==> run a <==
==> flow/design.v <==
module INV_IP #(parameter IP_WIDTH = 6) (
    IN_1, IN_2,
    OUT_INV
);
input  [IP_WIDTH-1:0] IN_1, IN_2;
output [IP_WIDTH-1:0] OUT_INV;
parameter LOOP_IDX = 8;
genvar i;
reg [IP_WIDTH-1:0] old_r [0:LOOP_IDX-1];
reg [IP_WIDTH-1:0] r [0:LOOP_IDX-1];
reg [IP_WIDTH-1:0] q [0:LOOP_IDX-1];
reg signed [IP_WIDTH-1:0] old_t [0:LOOP_IDX-1];
reg [3:0] index [1:LOOP_IDX-1];
reg signed [IP_WIDTH-1:0] t [0:LOOP_IDX-1];
generate
for(i=0;i<LOOP_IDX;i=i+1) begin: loop_old_r
    always@(*) begin
        if(i==0) begin
            old_r[0] = (IN_1 > IN_2)? IN_1:IN_2;
        end
        else begin
            old_r[i] = r[i-1];        
        end
    end
end
endgenerate
generate
for(i=0;i<LOOP_IDX;i=i+1) begin: loop_r
    always@(*) begin
        if(i==0) begin
            r[0] = (IN_1 > IN_2)? IN_2:IN_1;
        end
        else begin
            if(r[i-1]!=0)
                r[i] = old_r[i-1] - q[i-1] * r[i-1];
            else
                r[i] = 0;
        end
    end
end
endgenerate
generate
for(i=0;i<LOOP_IDX;i=i+1) begin: loop_q
    always@(*) begin
        if(r[i]!=0)
            q[i] = old_r[i] / r[i];
        else
            q[i] = 0;
    end
end
endgenerate
generate
for(i=0;i<LOOP_IDX;i=i+1) begin: loop_old_t
    always@(*) begin
        if(i==0) begin
            old_t[0] = 0;    
        end
        else begin
            if(r[i-1]!=0) begin
                old_t[i] = t[i-1];
            end
            else
                old_t[i] = 0;
        end
    end
end
endgenerate
generate
for(i=1;i<LOOP_IDX;i=i+1) begin: loop_index
    always@(*) begin
            if(r[i-1]!=0) begin
                index[i] = i;
            end
            else
                index[i] = index[i-1];
    end
end
endgenerate
generate
for(i=0;i<LOOP_IDX;i=i+1) begin: loop_t
    always@(*) begin
        if(i==0) begin
            t[0] = 1;    
        end
        else begin
            if(r[i-1]!=0)
                t[i] = old_t[i-1] - q[i-1] * t[i-1];
            else
                t[i] = 0;
        end
    end
end
endgenerate
assign OUT_INV = (old_t[index[LOOP_IDX-1]][IP_WIDTH-1]==1)? old_t[index[LOOP_IDX-1]]+old_r[0]:old_t[index[LOOP_IDX-1]];
endmodule
module EC_TOP(
    clk, rst_n, in_valid,
    in_Px, in_Py, in_Qx, in_Qy, in_prime, in_a,
    out_valid, out_Rx, out_Ry
);
input clk, rst_n, in_valid;
input [6-1:0] in_Px, in_Py, in_Qx, in_Qy, in_prime, in_a;
output reg out_valid;
output reg [6-1:0] out_Rx, out_Ry;
localparam S_IDLE = 0;
localparam S_IN_DATA = 1;
localparam S_P_ADD = 2;
localparam S_P_DOU = 3;
localparam S_XR_YR = 4;
localparam S_OUT = 5;
parameter IP_WIDTH = 6;
reg [2:0] current_state, next_state;
reg [3:0] cnt_s_p;
reg [2:0] cnt_xr_yr;
reg [5:0] px_reg;
reg [5:0] py_reg;
reg [5:0] qx_reg;
reg [5:0] qy_reg;
reg [5:0] a_reg;
reg [5:0] prime_reg;
wire [5:0] p_sub_xp;
wire [5:0] p_sub_yp;
wire [5:0] p_sub_xq;
wire [5:0] p_sub_xr;
wire [6:0] xq_xp1;
wire [6:0] yq_yp1;
wire [7:0] xr_w;
wire [6:0] xp2_3_a;
reg [5:0] xr_reg ;
reg [5:0] s_reg;
reg [11:0] mod_in;
wire [5:0] mod_out;
reg [IP_WIDTH-1:0]  IN_2;
wire [IP_WIDTH-1:0] OUT_INV;
reg [5:0] yp2_ip;
wire [6:0] xp_xr1;
wire [11:0]mul_out;
reg [5:0] mul_in1, mul_in2;
wire [6:0] s_xp_xr1_yp1;
always@(posedge clk or negedge rst_n) begin
    if(!rst_n)
        current_state <= S_IDLE;
    else
        current_state <= next_state;
end
always@(*) begin
    case (current_state)
        S_IDLE:    next_state = in_valid? S_IN_DATA:S_IDLE;
        S_IN_DATA: next_state = (px_reg==qx_reg && py_reg==qy_reg)? S_P_DOU:S_P_ADD;
        S_P_ADD:   next_state = (cnt_s_p==4)? S_XR_YR:S_P_ADD;
        S_P_DOU:   next_state = (cnt_s_p==8)? S_XR_YR:S_P_DOU;
        S_XR_YR:   next_state = (cnt_xr_yr==6)? S_OUT:S_XR_YR;
        S_OUT:     next_state = S_IDLE;
        default: next_state = S_IDLE;
    endcase
end
always @(posedge clk or negedge rst_n) begin
    if (!rst_n) 
        cnt_s_p <= 0;    
    else begin
        if(current_state==S_P_ADD && cnt_s_p<=3)
            cnt_s_p <= cnt_s_p + 1;
        else if(current_state==S_P_DOU && cnt_s_p<=7)
            cnt_s_p <= cnt_s_p + 1;
        else
            cnt_s_p <= 0;
    end  
end
always @(posedge clk or negedge rst_n) begin
    if (!rst_n) 
        cnt_xr_yr <= 0;    
    else begin
        if(current_state==S_XR_YR && cnt_xr_yr<=5)
            cnt_xr_yr <= cnt_xr_yr + 1;
        else
            cnt_xr_yr <= 0;
    end  
end
always@(posedge clk or negedge rst_n) begin
    if(!rst_n) 
        px_reg <= 0;
    else begin
        if(in_valid)
            px_reg <= in_Px;
    end
end
always@(posedge clk or negedge rst_n) begin
    if(!rst_n) 
        py_reg <= 0;
    else begin
        if(in_valid)
            py_reg <= in_Py;
    end
end
always@(posedge clk or negedge rst_n) begin
    if(!rst_n) 
        qx_reg <= 0;
    else begin
        if(in_valid)
            qx_reg <= in_Qx;
    end
end
always@(posedge clk or negedge rst_n) begin
    if(!rst_n) 
        qy_reg <= 0;
    else begin
        if(in_valid)
            qy_reg <= in_Qy;
    end
end
always@(posedge clk or negedge rst_n) begin
    if(!rst_n) 
        a_reg <= 0;
    else begin
        if(in_valid)
            a_reg <= in_a;
    end
end
always@(posedge clk or negedge rst_n) begin
    if(!rst_n) 
        prime_reg <= 2;
    else begin
        if(in_valid)
            prime_reg <= in_prime;
    end
end
assign p_sub_xp = prime_reg - px_reg;
assign p_sub_yp = prime_reg - py_reg;
assign p_sub_xq = prime_reg - qx_reg;
assign p_sub_xr = prime_reg - mod_out;
assign xq_xp1 = qx_reg + p_sub_xp;    
assign yq_yp1 = qy_reg + p_sub_yp;    
assign xr_w = mod_out + p_sub_xp + p_sub_xq;  
assign xp_xr1 = px_reg + p_sub_xr;
assign s_xp_xr1_yp1 = mod_out + p_sub_yp;
assign xp2_3_a = mod_out + a_reg;
always@(posedge clk or negedge rst_n) begin
    if(!rst_n)
        s_reg <= 0;
    else begin
        if(current_state==S_P_ADD && cnt_s_p==4 || current_state==S_P_DOU && cnt_s_p==8)
            s_reg <= mod_out;
    end
end
always @(posedge clk or negedge rst_n) begin
    if (!rst_n) begin
       xr_reg <= 0;
    end
    else begin
        if(cnt_xr_yr==2) 
            xr_reg <= mod_out;
    end
end
always @(posedge clk or negedge rst_n) begin
    if(!rst_n)
        mod_in <= 0;
    else begin
        if(current_state==S_P_ADD) begin
            case(cnt_s_p)
                'd0: mod_in <= xq_xp1;
                'd1: mod_in <= yq_yp1;
                'd3: mod_in <= mul_out;
            endcase
        end
        else if(current_state==S_P_DOU) begin
            case(cnt_s_p)
                'd0: mod_in <= {py_reg, 1'b0};
                'd2: mod_in <= mul_out;
                'd4: mod_in <= mul_out;
                'd5: mod_in <= xp2_3_a;
                'd7: mod_in <= mul_out;
            endcase
        end
        else if(current_state==S_XR_YR) begin
             case(cnt_xr_yr)
                'd0: mod_in <= mul_out;
                'd1: mod_in <= xr_w;
                'd2: mod_in <= xp_xr1;
                'd4: mod_in <= mul_out;
                'd5: mod_in <= s_xp_xr1_yp1;
            endcase
        end
    end
end
assign mod_out = mod_in % prime_reg;
always@(posedge clk or negedge rst_n) begin
    if(!rst_n)
        IN_2 <= 0;
    else begin
        if((current_state==S_P_ADD || current_state==S_P_DOU) && cnt_s_p==1) begin
            IN_2 <= mod_out;
        end
    end
end
INV_IP #(.IP_WIDTH(IP_WIDTH)) I_INV_IP ( .IN_1(prime_reg), .IN_2(IN_2), . OUT_INV(OUT_INV));
always@(posedge clk or negedge rst_n) begin
    if(!rst_n) 
        yp2_ip <= 0;
    else begin
        if(current_state==S_P_DOU && cnt_s_p==2)
            yp2_ip <= OUT_INV;
    end
end
always @(posedge clk or negedge rst_n) begin
    if(!rst_n)
        mul_in1 <= 0;
    else begin
         if(current_state==S_P_ADD) begin
            case(cnt_s_p)
                'd2: mul_in1 <= mod_out;
                'd4: mul_in1 <= mod_out;
            endcase
        end
        else if(current_state==S_P_DOU) begin
            case(cnt_s_p)
                'd1: mul_in1 <= px_reg;
                'd3: mul_in1 <= 3;
                'd6: mul_in1 <= mod_out;
                'd8: mul_in1 <= mod_out;
            endcase
        end
        else if(current_state==S_XR_YR) begin
            case(cnt_xr_yr)
                'd3: mul_in1 <= s_reg;
            endcase
        end
    end
end
always @(posedge clk or negedge rst_n) begin
    if(!rst_n)
        mul_in2 <= 0;
    else begin
         if(current_state==S_P_ADD) begin
            case(cnt_s_p)
                'd2: mul_in2 <= OUT_INV;
                'd4: mul_in2 <= mod_out;
            endcase
        end
        else if(current_state==S_P_DOU) begin
            case(cnt_s_p)
                'd1: mul_in2 <= px_reg;
                'd3: mul_in2 <= mod_out;
                'd6: mul_in2 <= yp2_ip;
                'd8: mul_in2 <= mod_out;
            endcase
        end
        else if(current_state==S_XR_YR) begin
            case(cnt_xr_yr)
                'd3: mul_in2 <= mod_out;
            endcase
        end
    end
end
assign mul_out = mul_in1 * mul_in2;
always @(posedge clk or negedge rst_n) begin
    if(!rst_n)
        out_valid <= 0;
    else begin
        if(cnt_xr_yr==6)
            out_valid <= 1;
        else
            out_valid <= 0;
    end
end
always @(posedge clk or negedge rst_n) begin
    if(!rst_n)
        out_Rx <= 0;
    else begin
        if(cnt_xr_yr==6)
            out_Rx <= xr_reg;
        else
            out_Rx <= 0;
    end
end
always @(posedge clk or negedge rst_n) begin
    if(!rst_n)
        out_Ry <= 0;
    else begin
        if(cnt_xr_yr==6)
            out_Ry <= mod_out;
        else
            out_Ry <= 0;
    end
end
endmodule
==> flow/run.sh <==
#!/bin/bash
# the make line also repeats each setting of config.mk as NAME=value (left out here)
make -C /OpenROAD-flow-scripts/flow DESIGN_CONFIG=/design/flow/config.mk WORK_HOME=/design/flow/orfs CLKGATE_MAP_FILE= finish
==> flow/config.mk <==
export PLATFORM = sky130hd
export DESIGN_NAME = EC_TOP
export DESIGN_NICKNAME = EC_TOP
export VERILOG_FILES = /design/flow/design.v
export SDC_FILE = /design/flow/constraint.sdc
export NUM_CORES = 4
export LEC_CHECK = 0
export CAP_MARGIN = 20
export CELL_PAD_IN_SITES_DETAIL_PLACEMENT = 0
export CELL_PAD_IN_SITES_GLOBAL_PLACEMENT = 3
export CORE_ASPECT_RATIO = 1.04
export CORE_MARGIN = 6
export CORE_UTILIZATION = 52
export GPL_ROUTABILITY_DRIVEN = 1
export HOLD_SLACK_MARGIN = -0.04
export MAX_ROUTING_LAYER = met5
export MIN_ROUTING_LAYER = met2
export SETUP_SLACK_MARGIN = -2.0
export SLEW_MARGIN = 20
==> flow/constraint.sdc <==
create_clock -name core_clock -period 66.5 [get_ports {clk}]
set_input_delay 13.3000 -clock core_clock [delete_from_list [all_inputs] [get_ports {clk}]]
set_output_delay 13.3000 -clock core_clock [all_outputs]
set_load 0.01 [all_outputs]
==> inputs of run b, as changes to run a <==
Settings changed: ABC_AREA set to 1, CELL_PAD_IN_SITES_DETAIL_PLACEMENT 0 to not set, CELL_PAD_IN_SITES_GLOBAL_PLACEMENT 3 to not set, CORE_ASPECT_RATIO 1.04 to 0.5, CORE_MARGIN 6 to 2, CORE_UTILIZATION 52 to 72, CTS_CLUSTER_DIAMETER set to 375, CTS_CLUSTER_SIZE set to 92, GPL_ROUTABILITY_DRIVEN 1 to not set, HOLD_SLACK_MARGIN -0.04 to not set, MAX_ROUTING_LAYER met5 to not set, MIN_ROUTING_LAYER met2 to not set, PLACE_DENSITY set to 0.41, SETUP_SLACK_MARGIN -2.0 to 4.08.
==> flow/constraint.sdc (replaced) <==
create_clock -name core_clock -period 30.3 [get_ports {clk}]
set_input_delay 6.0600 -clock core_clock [delete_from_list [all_inputs] [get_ports {clk}]]
set_output_delay 6.0600 -clock core_clock [all_outputs]
set_load 0.01 [all_outputs]
==> qor.tcl <==
set qor(run_status) {stopped before the end}
set qor(last-stage-reached) {global routing}
set qor(first-error) {[ERROR GRT-0116] Global routing finished with congestion. Check the congestion regions in the DRC Viewer.}
set qor(synth_nets) 4243
set qor(ys_top_cells_by_count) {748 x sky130_fd_sc_hd__nand2_1, 612 x sky130_fd_sc_hd__inv_1, 416 x sky130_fd_sc_hd__ha_1}
set qor(yosysSeqAreaShare_pct) 10.9
# the run above: run b

==> qor.tcl <==
set qor(synth.area.mux_share_pct) 4.76
set qor(ys.flop_type) {sky130_fd_sc_hd__dfrtp_1}
set qor(run_status) {stopped before the end}
set qor(last-stage-reached) {global placement without I/O}
set qor(yosysSeqAreaShare_pct) 11.2
set qor(first-error) {[ERROR GPL-0301] Utilization 112.527 % exceeds 100%.}
# the run above: run a



==> run P: inputs <==
RTL: the design.v shown in full above, as it stands there.
make LEC_CHECK=0 CAP_MARGIN=20 CORE_MARGIN=2 CORE_UTILIZATION=72 CTS_CLUSTER_DIAMETER=210 PLACE_DENSITY_LB_ADDON=0.02 SLEW_MARGIN=20 finish   # period 60.6 ns
run.sh (not shown) runs the stock make flow with config.mk's settings and CLKGATE_MAP_FILE=.
==> run H: changes against run P <==
--- a/flow/config.mk
+++ b/flow/config.mk
@@ -7,7 +7,7 @@
 export LEC_CHECK = 0
 export CAP_MARGIN = 20
 export CORE_MARGIN = 2
-export CORE_UTILIZATION = 72
-export CTS_CLUSTER_DIAMETER = 210
+export CORE_UTILIZATION = 71
 export PLACE_DENSITY_LB_ADDON = 0.02
 export SLEW_MARGIN = 20
+export TNS_END_PERCENT = 5
==> flow_summary.ini <==
; implementation run metrics
[run_status]
status = finished with violations
so_faults = negative setup slack

[final_timing]
setup_viol = 12
finalWorstSetupSlack_ps = -985

[die]
num_rows = 68
die_h_um = 190
core_area_um2 = 34400
die_w_um = 190
initCoreUtil_pct = 71.7

[placed_design]
placed_area_um2 = 26500
place.gp.congestion = 1.00
dp_hpwl_um = 61600
pre_cts_ws_ps = -2790
dp.cells = 3611

[synth]
ys_cells = 3098

[setup_path]
r2r-start = prime_reg[1]

[cells_and_area]
comb_share_pct = 75.0

[route]
antenna_left = 0

[cts]
post_cts_resized = 43
-- figures above: run H

==> flow_summary.ini <==
; generated from flow reports
[die]
initCoreUtil_pct = 73.3
core_area_um2 = 33600
die_h_um = 189

[synth]
ys_cells = 3098

[placed_design]
place.gp.congestion = 1.03
pre_cts_ws_ps = -2900
placed_area_um2 = 26600
dp_hpwl_um = 60100

[run_status]
status = aborted with a tool error
failing_step = 5_1_grt
-- figures above: run P



==> v2 <==
// EC_TOP: RTL as listed in full above, without the edits since
export LEC_CHECK = 0
export CAP_MARGIN = 40
export CELL_PAD_IN_SITES_GLOBAL_PLACEMENT = 2
export CORE_MARGIN = 3
export CORE_UTILIZATION = 29
export CTS_CLUSTER_SIZE = 76
export GPL_TIMING_DRIVEN = 1
export PLACE_DENSITY = 0.88
export SETUP_SLACK_MARGIN = 5.0
export SLEW_MARGIN = 20
export TNS_END_PERCENT = 60
create_clock -name core_clock -period 95.6 [get_ports {clk}]
==> v22: changes against v2 <==
--- a/flow/config.mk
+++ b/flow/config.mk
@@ -5,7 +5,9 @@
 export SDC_FILE = /design/flow/constraint.sdc
 export NUM_CORES = 4
 export LEC_CHECK = 0
-export CAP_MARGIN = 40
+export ABC_AREA = 1
+export CAP_MARGIN = 0
+export CELL_PAD_IN_SITES_DETAIL_PLACEMENT = 2
 export CELL_PAD_IN_SITES_GLOBAL_PLACEMENT = 2
 export CORE_MARGIN = 3
 export CORE_UTILIZATION = 29
==> summary of the runs <==
In v22 the routed wire length is larger than in v2, by about 33%.
Against v22, the via count of v2 is smaller by 14%.
Of v22 and v2, v22 has the higher worst hold slack (gap 0.044 ns).
In v22 the cell area is higher than in v2, by 1.2%.
Synthesized area: v2 is smaller than v22 (2.5%).
In v2 the non-clock buffer count is higher than in v22, by 31.
Between v22 and v2, the lower final cell count is in v2 (gap 14%, measured against v2).
Clock skew: v2 is lower than v22 (0.0070 ns).
In v22 the first-iteration DRC count is smaller than in v2, by about 26%.
In v2 the count of clock-buffer cells in the layout is lower than in v22, by 1.
In sequential cell count, v2 and v22 do not differ.
==> figures <==
| quantity | v2 | v22 |
|---|---|---|
| Run status | complete, no violations | complete, no violations |
| Unique cell types | 100 | 75 |
| Fraction of the mapped netlist area in simple logic gates | 18.5% | 26.0% |
| AND-OR/OR-AND share of the synthesized area | 20.1% | 14.1% |
| Via count | 21900 | 25400 |
| Synthesized chip area reported by yosys | 0.0246 mm2 | 0.0253 mm2 |
| Floorplan utilization | 29.4% | 29.5% |
| Routed wire length per instance | 17.6 um | 20.6 um |
| Final net count | 3674 | 4252 |
| Non-filler cells, final | 4249 | 4838 |
| Ratio of routed vias to standard cells | 5.16 | 5.26 |
| Sequential fraction of total cell area | 10.3% | 10.1% |
| Crit share post-route | 77.3% | 71.5% |
| Final antenna diode count | 0 | 1 |
| Inserted tap cell count | 1134 | 1144 |
| Met3 wirelength from detailed routing | 3150 um | 3160 um |
| Adder share | 30.0% | 29.2% |
| Sequential-to-total area share from yosys stat | 11.2% | 10.9% |
| Core Area | 0.0840 mm2 | 0.0858 mm2 |
| Total area of multi-input combinational cells | 0.0204 mm2 | 0.0197 mm2 |
